==> trial 74 <==
==> flow/design.v (excerpt) <==
module b58_cliky
	(
		CLOCK_50,						 
    KEY,
    SW,
    HEX0, HEX1, HEX2, HEX3, HEX4, HEX5, HEX6, HEX7,
		PLOT_X,
		PLOT_Y,
		PLOT_COLOUR,
		PLOT_EN
	);
Settings: LEC_CHECK=0, CAP_MARGIN=25, CORE_ASPECT_RATIO=1.52, CORE_MARGIN=5, CORE_UTILIZATION=40, CTS_CLUSTER_SIZE=95, GPL_ROUTABILITY_DRIVEN=0, HOLD_SLACK_MARGIN=0.14, MIN_ROUTING_LAYER=met2, PLACE_DENSITY=0.6, SLEW_MARGIN=15; clock period 16.0 ns.
run.sh (not shown) runs the stock make flow with config.mk's settings and CLKGATE_MAP_FILE=.
==> trial 42 (differences from trial 74) <==
Settings changed: CAP_MARGIN 25 to 20, CELL_PAD_IN_SITES_GLOBAL_PLACEMENT from default to 0, CORE_ASPECT_RATIO 1.52 to default, CORE_MARGIN 5 to 2, CORE_UTILIZATION 40 to 70, CTS_CLUSTER_DIAMETER from default to 30, CTS_CLUSTER_SIZE 95 to default, GPL_ROUTABILITY_DRIVEN 0 to default, GPL_TIMING_DRIVEN from default to 1, HOLD_SLACK_MARGIN 0.14 to default, MIN_ROUTING_LAYER met2 to default, PLACE_DENSITY 0.6 to default, SLEW_MARGIN 15 to 20.
==> flow/constraint.sdc (replaced) <==
create_clock -name core_clock -period 10.5 [get_ports {CLOCK_50}]
set_input_delay 2.1000 -clock core_clock [delete_from_list [all_inputs] [get_ports {CLOCK_50}]]
set_output_delay 2.1000 -clock core_clock [all_outputs]
set_load 0.01 [all_outputs]
==> summary of the runs <==
Trial 42 ran to the end with violations: setup timing. Trial 74 passed the timing, design-rule and antenna checks.
Of trial 74 and trial 42, trial 74 has the higher via count (gap 13%, measured against trial 42).
Against trial 42, the first-iteration DRC count of trial 74 is higher by 78%.
Of trial 42 and trial 74, trial 42 has the higher global-route usage (gap 13 points).
Between trial 42 and trial 74, the lower final area is in trial 74 (gap 16%, measured against trial 74).
In trial 42 the cell count is larger than in trial 74, by about 2.7%.
Of trial 74 and trial 42, trial 42 has the higher non-clock buffer count (gap 325).
Against trial 74, the total power of trial 42 is higher by about 75%.
Synthesized area is the same in trial 42 and trial 74.
==> figures <==
item                                                                     trial 74                trial 42
Run status                                                         finished clean         failed layout checks
Violated checks                                                                 -            setup timing
Fraction of met3 tracks used by global routing                              36.1%                   9.56%
Filler cells                                                                4,836                   1,230
Cell type of the slowest stage on the worst timing path  sky130_fd_sc_hd__dfxtp_1  sky130_fd_sc_hd__or4_4
Cts bufs inserted                                                              25                      38
First-pass GRT wire length                                              95,700 um              109,000 um
Die height                                                                 279 um                  169 um
Fraction of power consumed by the clock network                             41.7%                   47.6%
Buffers inserted by post-CTS timing repair                                      0                       8
GR Util met1                                                                   0%                   52.0%
DP Wirelength                                                           43,600 um               43,500 um
Power density over the cells                                         74.0 nW/um^2             111 nW/um^2
Worst-margin pin slew                                                     1150 ps                 1090 ps
Core region area                                                      47,100 um^2             26,800 um^2
Cell internal pwr                                                         1.03 mW                 1.81 mW
Area of the die                                                       52,000 um^2             28,500 um^2
Met3 layer wire length in the routed design                             20,200 um                 8680 um
Remaining max-slew budget at the tightest pin                               21.4%                   27.4%

========
==> inputs of build 61 <==
Starting RTL as in the previous note.
clock: 7.84 ns
lec_check: 0
cap_margin: 20
cell_pad_in_sites_global_placement: 0
core_margin: 2
core_utilization: 72
cts_cluster_diameter: 28
gpl_timing_driven: 1
place_density: 0.91
setup_slack_margin: 2.03
slew_margin: 20
==> trial 88: changes against build 61 <==
- ABC_AREA: default -> 1
- CELL_PAD_IN_SITES_GLOBAL_PLACEMENT: 0 -> default
- CTS_CLUSTER_DIAMETER: 28 -> 233
- GPL_TIMING_DRIVEN: 1 -> default
- PLACE_DENSITY: 0.91 -> 0.64
- SETUP_SLACK_MARGIN: 2.03 -> default
==> flow/constraint.sdc (replaced) <==
create_clock -name core_clock -period 11.7 [get_ports {CLOCK_50}]
set_input_delay 2.3400 -clock core_clock [delete_from_list [all_inputs] [get_ports {CLOCK_50}]]
set_output_delay 2.3400 -clock core_clock [all_outputs]
set_load 0.01 [all_outputs]
==> trial 36: changes against build 61 <==
- CELL_PAD_IN_SITES_GLOBAL_PLACEMENT: 0 -> default
- CORE_UTILIZATION: 72 -> 69
- CTS_CLUSTER_DIAMETER: 28 -> default
- GPL_TIMING_DRIVEN: 1 -> default
- PLACE_DENSITY: 0.91 -> 0.66
- SETUP_SLACK_MARGIN: 2.03 -> default
==> flow/constraint.sdc (replaced) <==
create_clock -name core_clock -period 10.3 [get_ports {CLOCK_50}]
set_input_delay 2.0600 -clock core_clock [delete_from_list [all_inputs] [get_ports {CLOCK_50}]]
set_output_delay 2.0600 -clock core_clock [all_outputs]
set_load 0.01 [all_outputs]
==> build 32: changes against build 61 <==
- CELL_PAD_IN_SITES_GLOBAL_PLACEMENT: 0 -> default
- CORE_UTILIZATION: 72 -> 59
- CTS_CLUSTER_DIAMETER: 28 -> default
- GPL_TIMING_DRIVEN: 1 -> default
- PLACE_DENSITY: 0.91 -> default
- SETUP_SLACK_MARGIN: 2.03 -> default
==> flow/constraint.sdc (replaced) <==
create_clock -name core_clock -period 8.44 [get_ports {CLOCK_50}]
set_input_delay 1.6880 -clock core_clock [delete_from_list [all_inputs] [get_ports {CLOCK_50}]]
set_output_delay 1.6880 -clock core_clock [all_outputs]
set_load 0.01 [all_outputs]
==> flow_summary.yaml <==
# yosys + openroad results
placement:
  place_congestion: 1.02
floorplan:
  initCoreUtil_pct: 73.1
status:
  first-error: "[ERROR GRT-0116] Global routing finished with congestion. Check the congestion regions in the DRC Viewer."
  lastStage: "global routing"
  status: "aborted with a tool error"
clock_network:
  cts_made_buffers: 49
synthesis:
  ys_sh_mux_pct: 3.76
Source of the figures above: build 61

==> flow_summary.yaml <==
# flow metrics
status:
  violatedChecks: "setup timing"
  status: "failed layout checks"
grt:
  met3_usage_pct: 5.09
synthesis:
  top_cell: "nor2_1"
  ys_sh_mux_pct: 3.76
  synth_area_sq_um: 19000
sta:
  layout_setup_ws_ns: -1.92
  setup_viol: 18
floorplan:
  core_area_sq_um: 31600
  initCoreUtil_pct: 60.0
clock_network:
  cts_made_buffers: 25
placement:
  dp_cells: 3309
Source of the figures above: build 32

==> flow_summary.yaml <==
# flow metrics
sta:
  layout_setup_ws_ns: -0.664
  setup_viol: 18
synthesis:
  ys_sh_mux_pct: 0
  yosys.area_share.simple_pct: 40.4
placement:
  numPortBuffers: 61
  place_congestion: 1.04
status:
  status: "failed layout checks"
  violatedChecks: "setup timing"
floorplan:
  initCoreUtil_pct: 73.7
drt:
  wire_per_inst_microns: 18.3
  met3_length_mm: 8.17
  drtIter0Drc: 4052
finish:
  final_util_pct: 86.2
clock_network:
  cts_made_buffers: 23
Source of the figures above: trial 88

==> flow_summary.yaml <==
# flow metrics
clock_network:
  cts_made_buffers: 22
status:
  violatedChecks: "setup timing"
  status: "failed layout checks"
finish:
  dominant-cell-class: "combinational gates"
sta:
  setup_viol: 18
  layout_setup_ws_ns: -0.359
synthesis:
  numSynthFlops: 217
  ys_sh_mux_pct: 3.76
floorplan:
  initCoreUtil_pct: 70.3
placement:
  place_congestion: 0.955
power_and_ir_drop:
  intPower_w: 0.00156
setup_path:
  critPathKind: "reg2reg"
Source of the figures above: trial 36

Power is estimated from default activity; no workload was simulated.
